Setup of build 45:
// mips
module mips (
        input  wire        clk,
        input  wire        rst,
        input  wire [4:0]  ra3,
        input  wire [31:0] instr,
        input  wire [31:0] rd_dm,
        output wire        we_dm,
        output wire [31:0] pc_current,
        output wire [31:0] alu_out,
        output wire [31:0] wd_dm,
        output wire [31:0] rd3,
        output wire [31:0] wd_rf,
        output wire [4:0] rf_wa
    );
    wire       jal;
    wire       branch;
    wire       jump;
    wire       reg_jump;
    wire       reg_dst;
    wire       we_reg;
    wire       alu_src;
    wire       dm2reg;
    wire       we_hilo;
    wire       hilo_sel;
    wire       alu_out_sel;
    wire       shift_mux_sel;
    wire [2:0] alu_ctrl;
    datapath dp (
            .clk            (clk),
            .rst            (rst),
            .jal            (jal),
            .branch         (branch),
            .jump           (jump),
            .reg_jump       (reg_jump),
            .reg_dst        (reg_dst),
            .we_reg         (we_reg),
            .alu_src        (alu_src),
            .dm2reg         (dm2reg),
            .hilo_sel       (hilo_sel),
            .alu_out_sel    (alu_out_sel),
            .we_hilo        (we_hilo),
            .shift_mux_sel  (shift_mux_sel),
            .alu_ctrl       (alu_ctrl),
            .ra3            (ra3),
            .instr          (instr),
            .rd_dm          (rd_dm),
            .pc_current     (pc_current),
            .alu_mux_out    (alu_out),
            .wd_dm          (wd_dm),
            .rd3            (rd3),
            .wd_rf          (wd_rf),
            .rf_wa          (rf_wa)
        );
    controlunit cu (
            .opcode         (instr[31:26]),
            .funct          (instr[5:0]),
            .jal            (jal),
            .branch         (branch),
            .jump           (jump),
            .reg_jump       (reg_jump),
            .reg_dst        (reg_dst),
            .we_reg         (we_reg),
            .alu_src        (alu_src),
            .we_dm          (we_dm),
            .dm2reg         (dm2reg),
            .hilo_sel       (hilo_sel),
            .alu_out_sel    (alu_out_sel),
            .we_hilo        (we_hilo),
            .shift_mux_sel  (shift_mux_sel),
  ...
make LEC_CHECK=0 ABC_AREA=1 CAP_MARGIN=5 CELL_PAD_IN_SITES_DETAIL_PLACEMENT=1 CORE_MARGIN=5 CORE_UTILIZATION=40 CTS_CLUSTER_DIAMETER=293 CTS_CLUSTER_SIZE=58 GPL_TIMING_DRIVEN=0 MAX_ROUTING_LAYER=met4 MIN_ROUTING_LAYER=met1 PLACE_DENSITY_LB_ADDON=0.06 SETUP_SLACK_MARGIN=0.41 SLEW_MARGIN=20 finish   # period 19.7 ns
run.sh (not shown) runs the stock make flow with config.mk's settings and CLKGATE_MAP_FILE=.
Build 45: it failed with a tool error in global routing (5_1_grt), so there are no final results.
Here is what was changed in the inputs of build 48 compared with build 45.
Settings: an added HOLD_SLACK_MARGIN of 0.15; a deleted CTS_CLUSTER_SIZE that had been 58; a deleted SETUP_SLACK_MARGIN that had been 0.41; a change of MIN_ROUTING_LAYER from met1 to met2; a change of CORE_MARGIN from 5 to 10.
### Flow results
- Post-placement worst setup slack was lower in the run labelled build 48.
- Delta (build 48 minus build 45): post-synthesis instance total did not really move, number of cells in the design after placement did not really move, number of setup buffers added after CTS went down, number of buffers created by CTS went up, number of distinct library cells after synthesis did not really move.
- Build 48 vs build 45, H-tree depth went up by 3.
- Build 48 against build 45; width of the die is up slightly.
- Comparing build 45 with build 48, the cell area after synthesis came out essentially unchanged.
- The number of gates given a new drive strength after cts in build 45 is 1.18 times that in build 48.
- The flow ended early for build 48: it failed with a tool error in global routing (5_1_grt).
- Diff build 45 and build 48: weighted congestion reported at the end of routability-driven placement higher in build 48
The inputs of build 55 differ from those of build 48 as listed below.
Settings: PLACE_DENSITY: unset -> 0.6; HOLD_SLACK_MARGIN: 0.15 -> unset; CAP_MARGIN: 5 -> 20; CORE_MARGIN: 10 -> 2; MAX_ROUTING_LAYER: met4 -> unset; GPL_TIMING_DRIVEN: 0 -> unset; CORE_UTILIZATION: 40 -> 68; MIN_ROUTING_LAYER: met2 -> unset; CELL_PAD_IN_SITES_DETAIL_PLACEMENT: 1 -> unset; CTS_CLUSTER_DIAMETER: 293 -> 40; ABC_AREA: 1 -> unset; SETUP_SLACK_MARGIN: unset -> 4.75; PLACE_DENSITY_LB_ADDON: 0.06 -> unset; the clock period (ns, I/O delays scaled along): 19.7 -> 16.2.
==> results <==
Status for build 48 and build 55: no clean run
Build 55 did not run to completion, as it errored out during global routing (5_1_grt).
Build 48 did not finish; a tool error ended it in global routing (5_1_grt).
Where cell area after synthesis is concerned, build 48 is outperformed by build 55.
Share of cell area taken by muxes after synthesis in build 55 is 21 points higher than in build 48
Diff build 48 -> build 55: global placement routability congestion decreased by about 37% relative to the old numbers; chip area from the yosys synthesis statistics lost about 5%; worst slack at placement climbed 3330 ps; count of port buffers added during placement went up.
Looking at count of mapped cells out of synthesis, build 55 sits 5,262 below build 48.
Build 55 vs build 48: number of setup buffers added after CTS up by more than 100%
For build 74, these inputs were changed with respect to build 55:
Settings: CTS_CLUSTER_DIAMETER no longer set, was 40; CORE_UTILIZATION now 21, was 68; SETUP_SLACK_MARGIN now 1.0, was 4.75; the clock period (ns, I/O delays scaled along) now 19.0, was 16.2.
### Flow results
Build 74: all stages complete, timing, DRC and antenna checks passed
Comparing build 74 with build 55, the sequential share of the synthesized area came out essentially unchanged.
Going from build 55 to build 74, vertical extent of the die up about 80%; die area up 220%.


mips again, from the RTL that the note above started with.
==> flow/config.mk <==
export PLATFORM = sky130hd
export DESIGN_NAME = mips
export DESIGN_NICKNAME = mips
export VERILOG_FILES = /design/flow/design.v
export SDC_FILE = /design/flow/constraint.sdc
export NUM_CORES = 4
export LEC_CHECK = 0
export CAP_MARGIN = 20
export CELL_PAD_IN_SITES_GLOBAL_PLACEMENT = 0
export CORE_ASPECT_RATIO = 1.12
export CORE_MARGIN = 2
export CORE_UTILIZATION = 69
export GPL_TIMING_DRIVEN = 1
export MAX_ROUTING_LAYER = met4
export PLACE_DENSITY = 0.62
export SETUP_SLACK_MARGIN = 2.58
export SLEW_MARGIN = 25
export TNS_END_PERCENT = 5
==> flow/constraint.sdc <==
create_clock -name core_clock -period 17.6 [get_ports {clk}]
set_input_delay 3.5200 -clock core_clock [delete_from_list [all_inputs] [get_ports {clk}]]
set_output_delay 3.5200 -clock core_clock [all_outputs]
set_load 0.01 [all_outputs]
The baseline ended with an error in global routing (5_1_grt).
Rerun with:
==> flow/config.mk (replaced) <==
export PLATFORM = sky130hd
export DESIGN_NAME = mips
export DESIGN_NICKNAME = mips
export VERILOG_FILES = /design/flow/design.v
export SDC_FILE = /design/flow/constraint.sdc
export NUM_CORES = 4
export LEC_CHECK = 0
export CAP_MARGIN = 20
export CORE_MARGIN = 2
export CORE_UTILIZATION = 58
export PLACE_DENSITY = 0.6
export SETUP_SLACK_MARGIN = 3.91
export SLEW_MARGIN = 20
==> flow/constraint.sdc (replaced) <==
create_clock -name core_clock -period 14.9 [get_ports {clk}]
set_input_delay 2.9800 -clock core_clock [delete_from_list [all_inputs] [get_ports {clk}]]
set_output_delay 2.9800 -clock core_clock [all_outputs]
set_load 0.01 [all_outputs]
The new run produced a layout that fails on setup timing.
Area after synthesis stays the same.
Die size climbs by about a fifth.
Synthesized cell count does not change.
Rerun with:
--- a/flow/config.mk
+++ b/flow/config.mk
@@ -9,5 +9,7 @@
 export CORE_MARGIN = 2
-export CORE_UTILIZATION = 58
+export CORE_UTILIZATION = 66
+export CTS_CLUSTER_DIAMETER = 33
+export MAX_ROUTING_LAYER = met4
 export PLACE_DENSITY = 0.6
-export SETUP_SLACK_MARGIN = 3.91
+export SETUP_SLACK_MARGIN = -0.96
 export SLEW_MARGIN = 20
==> flow/constraint.sdc (replaced) <==
create_clock -name core_clock -period 16.2 [get_ports {clk}]
set_input_delay 3.2400 -clock core_clock [delete_from_list [all_inputs] [get_ports {clk}]]
set_output_delay 3.2400 -clock core_clock [all_outputs]
set_load 0.01 [all_outputs]
The changed run never finished: it broke off in global routing (5_1_grt) (GRT-0116).
Synthesized cell count does not change.
Synthesized area does not change.
Die size went down by roughly a tenth.
Rerun with:
--- a/flow/config.mk
+++ b/flow/config.mk
@@ -9,7 +9,7 @@
 export CORE_MARGIN = 2
-export CORE_UTILIZATION = 66
-export CTS_CLUSTER_DIAMETER = 33
+export CORE_UTILIZATION = 65
+export CTS_CLUSTER_DIAMETER = 29
 export MAX_ROUTING_LAYER = met4
 export PLACE_DENSITY = 0.6
-export SETUP_SLACK_MARGIN = -0.96
+export SETUP_SLACK_MARGIN = 3.91
 export SLEW_MARGIN = 20
==> flow/constraint.sdc (replaced) <==
create_clock -name core_clock -period 14.9 [get_ports {clk}]
set_input_delay 2.9800 -clock core_clock [delete_from_list [all_inputs] [get_ports {clk}]]
set_output_delay 2.9800 -clock core_clock [all_outputs]
set_load 0.01 [all_outputs]
The changed run ended with an error in global routing (5_1_grt) (GRT-0116).
Synthesized cell count is unchanged.
Die size increases by 1.5%.
Synthesized area is unchanged.
Rerun with:
--- a/flow/config.mk
+++ b/flow/config.mk
@@ -9,7 +9,5 @@
 export CORE_MARGIN = 2
-export CORE_UTILIZATION = 65
-export CTS_CLUSTER_DIAMETER = 29
-export MAX_ROUTING_LAYER = met4
+export CORE_UTILIZATION = 40
 export PLACE_DENSITY = 0.6
-export SETUP_SLACK_MARGIN = 3.91
+export SETUP_SLACK_MARGIN = 1.0
 export SLEW_MARGIN = 20
==> flow/constraint.sdc (replaced) <==
create_clock -name core_clock -period 20.0 [get_ports {clk}]
set_input_delay 4.0000 -clock core_clock [delete_from_list [all_inputs] [get_ports {clk}]]
set_output_delay 4.0000 -clock core_clock [all_outputs]
set_load 0.01 [all_outputs]
What happened:
- The changed run ran to the end with no violations
- die size goes up by well over a third
- synthesized cell count is unchanged
- area after synthesis stays the same


## run 1
Starting RTL as in the previous note.
clock: 16.2 ns
lec_check: 0
cap_margin: 20
core_margin: 2
core_utilization: 68
cts_cluster_size: 40
hold_slack_margin: 0.3
place_density: 0.6
setup_slack_margin: -0.96
slew_margin: 20
The flow ended early for run 1: it failed with a tool error in 5_1_grt.
What run 2 does differently from run 1 at the input level:
# run 1
export LEC_CHECK = 0
export CAP_MARGIN = 20
export CORE_MARGIN = 2
export CORE_UTILIZATION = 68
export CTS_CLUSTER_SIZE = 40
export HOLD_SLACK_MARGIN = 0.3
export PLACE_DENSITY = 0.6
export SETUP_SLACK_MARGIN = -0.96
export SLEW_MARGIN = 20
create_clock -name core_clock -period 16.2 [get_ports {clk}]
# run 2
export LEC_CHECK = 0
export CAP_MARGIN = 20
export CORE_MARGIN = 2
export CORE_UTILIZATION = 58
export PLACE_DENSITY = 0.6
export SETUP_SLACK_MARGIN = -0.96
export SLEW_MARGIN = 20
create_clock -name core_clock -period 16.2 [get_ports {clk}]
Findings:
Run 2: flow complete, layout not clean; failing: setup timing
Between run 1 and run 2, the combined area of all synthesized cells figures differ only marginally.
Die size (run 2 / run 1): 1.17
From run 1 to run 2, number of enable flip-flop cells did not move at all.
In the metrics for run 1 and run 2, the one carrying the higher placed wire-length estimate after detailed placement is run 1.
Compared run 1 against run 2; placed instance area within noise.
Cmp run 1 and run 2 / number of cells after detailed placement / lower: run 1
Measured against each other, run 1 and run 2 differ in number of rows in the core area, the lower figure coming from run 1.
For run 3, these inputs were changed with respect to run 2:
# run 2
export LEC_CHECK = 0
export CAP_MARGIN = 20
export CORE_MARGIN = 2
export CORE_UTILIZATION = 58
export PLACE_DENSITY = 0.6
export SETUP_SLACK_MARGIN = -0.96
export SLEW_MARGIN = 20
create_clock -name core_clock -period 16.2 [get_ports {clk}]
# run 3
export LEC_CHECK = 0
export CAP_MARGIN = 20
export CORE_MARGIN = 2
export CORE_UTILIZATION = 68
export CTS_CLUSTER_SIZE = 40
export PLACE_DENSITY = 0.6
export SETUP_SLACK_MARGIN = 4.65
export SLEW_MARGIN = 20
create_clock -name core_clock -period 16.2 [get_ports {clk}]
Notes after the runs:
- Run 3 did not make it past 5_1_grt, where a tool error ended it.
- Between run 2 and run 3, the post-placement cell area figures differ only marginally.
- Relative to run 2, post-CTS setup buffer count has increased by 132 in run 3.
- On half-perimeter wire length after placement, the higher figure sits with run 3, not run 2.
- Relative to run 2, the final estimated routing congestion in global placement measured on run 3 has increased by a few percent.
- Changes observed in run 3 relative to run 2: pre-CTS worst setup slack climbed 400 ps; initial core utilization went up; floorplan die area down about 15%.
Setup changes, run 3 to run 4
# run 3
export LEC_CHECK = 0
export CAP_MARGIN = 20
export CORE_MARGIN = 2
export CORE_UTILIZATION = 68
export CTS_CLUSTER_SIZE = 40
export PLACE_DENSITY = 0.6
export SETUP_SLACK_MARGIN = 4.65
export SLEW_MARGIN = 20
create_clock -name core_clock -period 16.2 [get_ports {clk}]
# run 4
export LEC_CHECK = 0
export CAP_MARGIN = 20
export CORE_MARGIN = 2
export CORE_UTILIZATION = 40
export PLACE_DENSITY = 0.6
export SETUP_SLACK_MARGIN = 1.0
export SLEW_MARGIN = 20
create_clock -name core_clock -period 19.0 [get_ports {clk}]
--- outcome ---
Run 4: done, clean on timing, DRC and antenna
Run 3: it failed during 5_1_grt, and the tool reported GRT-0116.
Run 4 ended up with a lower detailed placement HPWL than run 3 did.
Where pre-CTS setup slack is concerned, run 3 is outperformed by run 4.
Comparing run 3 and run 4, the lower count of placed standard cells including taps was measured on run 3.
Summary: with run 3 as the reference, overall die width in run 4 moved up by more than a quarter.
Diff run 3..run 4 | number of instances in the synthesized netlist | negligible
[compare] base=run 3 new=run 4: floorplan die area has increased, post-cts gate resize count now smaller.
Run 4 vs run 3: number of CTS-inserted buffers up by a few percent
Modified inputs, run 5 compared to run 4
# run 4
export LEC_CHECK = 0
export CAP_MARGIN = 20
export CORE_MARGIN = 2
export CORE_UTILIZATION = 40
export PLACE_DENSITY = 0.6
export SETUP_SLACK_MARGIN = 1.0
export SLEW_MARGIN = 20
create_clock -name core_clock -period 19.0 [get_ports {clk}]
# run 5
export LEC_CHECK = 0
export CAP_MARGIN = 20
export CORE_MARGIN = 2
export CORE_UTILIZATION = 55
export PLACE_DENSITY = 0.43
export SETUP_SLACK_MARGIN = 1.0
export SLEW_MARGIN = 20
create_clock -name core_clock -period 18.5 [get_ports {clk}]
### Flow results
Worst-path maximum fanout came out lower on run 5 than on run 4. Register area share after synthesis: run 5 vs run 4 identical. [compare] base=run 4 new=run 5: via count of the routed design comparable, worst setup slack after layout shows a reduction of 110 ps, area share of and-or/or-and cells after synthesis stayed essentially flat. Relative to run 4, combined global-route utilization of all metal layers has increased by 11 points in run 5.
Here is what was changed in the inputs of run 6 compared with run 5.
# run 5
export LEC_CHECK = 0
export CAP_MARGIN = 20
export CORE_MARGIN = 2
export CORE_UTILIZATION = 55
export PLACE_DENSITY = 0.43
export SETUP_SLACK_MARGIN = 1.0
export SLEW_MARGIN = 20
create_clock -name core_clock -period 18.5 [get_ports {clk}]
# run 6
export LEC_CHECK = 0
export CAP_MARGIN = 20
export CORE_MARGIN = 2
export CORE_UTILIZATION = 68
export CTS_CLUSTER_SIZE = 41
export HOLD_SLACK_MARGIN = 0.3
export PLACE_DENSITY = 0.6
export SETUP_SLACK_MARGIN = -0.96
export SLEW_MARGIN = 20
create_clock -name core_clock -period 16.2 [get_ports {clk}]
--- outcome ---
Compared to run 5, run 6 has half-perimeter wire length after placement 15% higher. Count of different cell masters after synthesis: run 5 vs run 6 — no meaningful difference. Run 6 did not finish; the tool stopped in 5_1_grt with error GRT-0116. Comparing run 5 against run 6, there is no change at all in number of primary I/O pins. Run 6 vs. run 5: routability congestion estimate from global placement went up by about 5%. Reported for run 5 and run 6, cell count after synthesis turned out identical to the last digit. Sort run 5 and run 6 by number of clock buffers inserted by TritonCTS, ascending, and run 6 comes first. [run 6] post-CTS setup repair buffer count fell 55 relative to run 5. Die boundary height was higher in run 5 than in run 6. In run 6 the die outline width turned out 10% lower than in run 5. Taking run 6 as 1.0, run 5 lands at 1.2 on die footprint. Run 6 vs run 5: core outline area down.
